Design ieee754multiplier, start of the top module:
module ieee754multiplier (
    input logic clk, rst_n,
    input logic [31:0] a_i,
    input logic [31:0] b_i,
    input logic start_i,
    output logic done_o,
    output logic nan_o,
    output logic inifinit_o,
    output logic overflow_o,
    output logic underflow_o,
    output logic [31:0] product_o
);
typedef enum logic[1:0] {
    INITIAL_STATE = 2'b00,
    MULTIPLY_STEP = 2'b01,
    RESULT_VERIFICATION_STEP = 2'b10,
    DONE = 2'b11
} MULTIPLIER_FSM_STATE;
MULTIPLIER_FSM_STATE current_state;
logic [31:0] a_r, b_r;  
logic signal_a, signal_b;
logic [7:0] exponent_a, exponent_b;
logic [23:0] mantissa_a, mantissa_b;  
logic [47:0] mantissa_temp;
logic [9:0] exponent_temp;
logic [31:0] product_r;      
logic [1:0]  exponent_hi_r;  
always_comb begin : MULTIPLIER_COMB_BLOCK
    signal_a = a_r[31];  
    signal_b = b_r[31];  
    exponent_a = a_r[30:23];  
    exponent_b = b_r[30:23];  
    mantissa_a[23] = 1;
    mantissa_a[22:0] = a_r[22:0];   
    mantissa_b[23] = 1;
    mantissa_b[22:0] = b_r[22:0];   
    if (mantissa_a[22-:23] == 0 || mantissa_b[22-:23] == 0) begin  
        mantissa_temp = 0;  
        exponent_temp = 0;  
    end else begin
        mantissa_temp = mantissa_a * mantissa_b;  
        exponent_temp = exponent_a + exponent_b - 127;  
        if (mantissa_temp[47] == 1) begin  
            mantissa_temp = mantissa_temp >> 1;  
            exponent_temp = exponent_temp + 1;  
        end
    end
end
always_ff @(posedge clk, negedge rst_n) begin : MULTIPLIER_FF_BLOCK
    if(!rst_n) begin
        current_state <= INITIAL_STATE;
        a_r <= 32'b0;
        b_r <= 32'b0;
        product_r <= 32'b0;
        exponent_hi_r <= 2'b0;
        done_o <= 1'b0;
        nan_o <= 1'b0;
        inifinit_o <= 1'b0;
        overflow_o <= 1'b0;
        underflow_o <= 1'b0;
        product_o <= 32'b0;
    end else begin
        case (current_state)
            INITIAL_STATE, DONE: begin
                done_o <= 1'b0;
  ...
clock: 9.79 ns
lec_check: 0
cap_margin: 40
cell_pad_in_sites_detail_placement: 0
core_aspect_ratio: 0.93
core_margin: 2
core_utilization: 32
cts_cluster_diameter: 308
cts_cluster_size: 14
gpl_timing_driven: 1
max_routing_layer: met5
place_density: 0.89
setup_slack_margin: -0.98
slew_margin: 25
tns_end_percent: 15
run.sh (not shown) runs the stock make flow with config.mk's settings and CLKGATE_MAP_FILE=.
The baseline went through all stages and came out clean.
Then changed:
--- a/flow/config.mk
+++ b/flow/config.mk
@@ -8 +8 @@
-export CAP_MARGIN = 40
+export CAP_MARGIN = 0
@@ -12 +12 @@
-export CORE_UTILIZATION = 32
+export CORE_UTILIZATION = 72
@@ -17,2 +17 @@
-export PLACE_DENSITY = 0.89
-export SETUP_SLACK_MARGIN = -0.98
+export SETUP_SLACK_MARGIN = 3.73
@@ -20 +18,0 @@
-export TNS_END_PERCENT = 15
==> flow/constraint.sdc (replaced) <==
create_clock -name core_clock -period 14.2 [get_ports {clk}]
set_input_delay 2.8400 -clock core_clock [delete_from_list [all_inputs] [get_ports {clk}]]
set_output_delay 2.8400 -clock core_clock [all_outputs]
set_load 0.01 [all_outputs]
After rerunning: The new run passed the timing, DRC and antenna checks. Clock-buffer cell count does not change. Final cell count falls by 15%. Routed wire length hardly moves. Flip-flop count stays the same. First-iteration DRC count falls by 8.4%. Clock skew falls by 0.012 ns. Critical path depth rises by 1. Worst setup slack is better by 4.0 ns. Synthesized cell count does not change.

* * *

The RTL this note starts from:
==> flow/design.v <==
module ieee754multiplier (
    input logic clk, rst_n,
    input logic [31:0] a_i,
    input logic [31:0] b_i,
    input logic start_i,
    output logic done_o,
    output logic nan_o,
    output logic inifinit_o,
    output logic overflow_o,
    output logic underflow_o,
    output logic [31:0] product_o
);
typedef enum logic[1:0] {
    INITIAL_STATE = 2'b00,
    MULTIPLY_STEP = 2'b01,
    RESULT_VERIFICATION_STEP = 2'b10,
    DONE = 2'b11
} MULTIPLIER_FSM_STATE;
MULTIPLIER_FSM_STATE current_state;
logic [31:0] a_r, b_r;  
logic signal_a, signal_b;
logic [7:0] exponent_a, exponent_b;
logic [23:0] mantissa_a, mantissa_b;  
logic [47:0] mantissa_temp;
logic [9:0] exponent_temp;
logic [31:0] product_r;      
logic [1:0]  exponent_hi_r;  
always_comb begin : MULTIPLIER_COMB_BLOCK
    signal_a = a_r[31];  
    signal_b = b_r[31];  
    exponent_a = a_r[30:23];  
    exponent_b = b_r[30:23];  
    mantissa_a[23] = 1;
    mantissa_a[22:0] = a_r[22:0];   
    mantissa_b[23] = 1;
    mantissa_b[22:0] = b_r[22:0];   
    if (mantissa_a[22-:23] == 0 || mantissa_b[22-:23] == 0) begin  
        mantissa_temp = 0;  
        exponent_temp = 0;  
    end else begin
        mantissa_temp = mantissa_a * mantissa_b;  
        exponent_temp = exponent_a + exponent_b - 127;  
        if (mantissa_temp[47] == 1) begin  
            mantissa_temp = mantissa_temp >> 1;  
            exponent_temp = exponent_temp + 1;  
        end
    end
end
always_ff @(posedge clk, negedge rst_n) begin : MULTIPLIER_FF_BLOCK
    if(!rst_n) begin
        current_state <= INITIAL_STATE;
        a_r <= 32'b0;
        b_r <= 32'b0;
        product_r <= 32'b0;
        exponent_hi_r <= 2'b0;
        done_o <= 1'b0;
        nan_o <= 1'b0;
        inifinit_o <= 1'b0;
        overflow_o <= 1'b0;
        underflow_o <= 1'b0;
        product_o <= 32'b0;
    end else begin
        case (current_state)
            INITIAL_STATE, DONE: begin
                done_o <= 1'b0;
                if (start_i) begin
                    a_r <= a_i;
                    b_r <= b_i;
                    current_state <= MULTIPLY_STEP;
                end else begin
                    current_state <= INITIAL_STATE;
                end
            end
            MULTIPLY_STEP: begin
                product_r[31] <= signal_a ^ signal_b;  
                product_r[30:23] <= exponent_temp[7:0];  
                product_r[22:0] <= mantissa_temp[45:23];  
                exponent_hi_r <= exponent_temp[9:8];
                current_state <= RESULT_VERIFICATION_STEP;
            end
            RESULT_VERIFICATION_STEP: begin
                nan_o <= 1'b0;
                inifinit_o <= 1'b0;
                overflow_o <= 1'b0;
                underflow_o <= 1'b0;
                product_o <= product_r;
                if (product_r[30:23] == 8'hFF && product_r[22:0] != 23'b00) begin
                    nan_o <= 1'b1;
                    product_o <= 32'b00;
                end else if (product_r[30:23] == 8'b11111111 && product_r[22:0] == 23'b0) begin
                    inifinit_o <= 1'b1;
                end else if (exponent_hi_r[0] == 1'b1 || exponent_hi_r[1] == 1'b1) begin
                    overflow_o <= 1'b1;
                    product_o <= 32'h7FFFFFFF;
                end else if (product_r[30:23] == 8'b00000000) begin
                    underflow_o <= 1'b1;
                    product_o <= 32'b00;
                end
                done_o <= 1'b1;
                current_state <= DONE;
            end
        endcase
    end
end
endmodule
make LEC_CHECK=0 CAP_MARGIN=20 CELL_PAD_IN_SITES_DETAIL_PLACEMENT=0 CELL_PAD_IN_SITES_GLOBAL_PLACEMENT=3 CORE_ASPECT_RATIO=0.77 CORE_MARGIN=2 CORE_UTILIZATION=50 CTS_CLUSTER_DIAMETER=92 CTS_CLUSTER_SIZE=77 GPL_ROUTABILITY_DRIVEN=1 GPL_TIMING_DRIVEN=0 MAX_ROUTING_LAYER=met4 SLEW_MARGIN=20 finish   # period 12.3 ns
The baseline ended with an error in global placement (3_3_place_gp) on GPL-0301.
Next try:
==> flow/config.mk (replaced) <==
export PLATFORM = sky130hd
export DESIGN_NAME = ieee754multiplier
export DESIGN_NICKNAME = ieee754multiplier
export VERILOG_FILES = /design/flow/design.v
export SDC_FILE = /design/flow/constraint.sdc
export NUM_CORES = 4
export LEC_CHECK = 0
export CAP_MARGIN = 20
export CORE_ASPECT_RATIO = 0.5
export CORE_MARGIN = 2
export CORE_UTILIZATION = 50
export SLEW_MARGIN = 20
==> flow/constraint.sdc (replaced) <==
create_clock -name core_clock -period 9.0 [get_ports {clk}]
set_input_delay 1.8000 -clock core_clock [delete_from_list [all_inputs] [get_ports {clk}]]
set_output_delay 1.8000 -clock core_clock [all_outputs]
set_load 0.01 [all_outputs]
The changed run produced a clean layout.
Die size barely changes.
Area after synthesis stays the same.
Synthesized cell count is unchanged.
Next try:
--- a/flow/config.mk
+++ b/flow/config.mk
@@ -6,7 +6,11 @@
 export NUM_CORES = 4
 export LEC_CHECK = 0
+export ABC_AREA = 1
 export CAP_MARGIN = 20
-export CORE_ASPECT_RATIO = 0.5
 export CORE_MARGIN = 2
-export CORE_UTILIZATION = 50
+export CORE_UTILIZATION = 25
+export GPL_ROUTABILITY_DRIVEN = 0
+export GPL_TIMING_DRIVEN = 1
+export SETUP_SLACK_MARGIN = -0.9
 export SLEW_MARGIN = 20
+export TNS_END_PERCENT = 35
After rerunning: Cell area came out higher by a little under a tenth. Die area came out higher by well over a third. First-iteration DRC count came out higher by a quarter to a third. Worst setup slack improves by 1.1 ns. Via count came out higher by about a fifth. Hold slack degrades by 0.036 ns.
Next try:
==> flow/config.mk (replaced) <==
export PLATFORM = sky130hd
export DESIGN_NAME = ieee754multiplier
export DESIGN_NICKNAME = ieee754multiplier
export VERILOG_FILES = /design/flow/design.v
export SDC_FILE = /design/flow/constraint.sdc
export NUM_CORES = 4
export LEC_CHECK = 0
export CAP_MARGIN = 20
export CORE_MARGIN = 2
export CORE_UTILIZATION = 50
export SLEW_MARGIN = 20
The changed run finished clean. Cell area fell by 8.2%. Die size fell by 53%. Synthesized area fell by 6.6%. Wire length fell by 6.5%. Global-route usage rose by 14 points. Via count fell by 15%. Core utilization rose by 27 points.

* * *

// ieee754multiplier: RTL as listed in full above, without the edits since
clock: 4.88 ns
lec_check: 0
abc_area: 1
cap_margin: 20
core_margin: 2
core_utilization: 72
cts_cluster_diameter: 372
cts_cluster_size: 100
place_density: 0.39
setup_slack_margin: 0.53
slew_margin: 20
The first run finished with negative setup slack left.
Then changed:
--- a/flow/config.mk
+++ b/flow/config.mk
@@ -10,7 +10,5 @@
 export CORE_MARGIN = 2
 export CORE_UTILIZATION = 72
-export CTS_CLUSTER_DIAMETER = 372
-export CTS_CLUSTER_SIZE = 100
-export PLACE_DENSITY = 0.39
-export SETUP_SLACK_MARGIN = 0.53
+export SETUP_SLACK_MARGIN = 0.44
 export SLEW_MARGIN = 20
+export TNS_END_PERCENT = 5
==> flow/constraint.sdc (replaced) <==
create_clock -name core_clock -period 5.04 [get_ports {clk}]
set_input_delay 1.0080 -clock core_clock [delete_from_list [all_inputs] [get_ports {clk}]]
set_output_delay 1.0080 -clock core_clock [all_outputs]
set_load 0.01 [all_outputs]
This time the run ended with an error in global routing (5_1_grt) with ODB-0269.
Die size is unchanged.
Area after synthesis is unchanged.
Synthesized cell count stays the same.
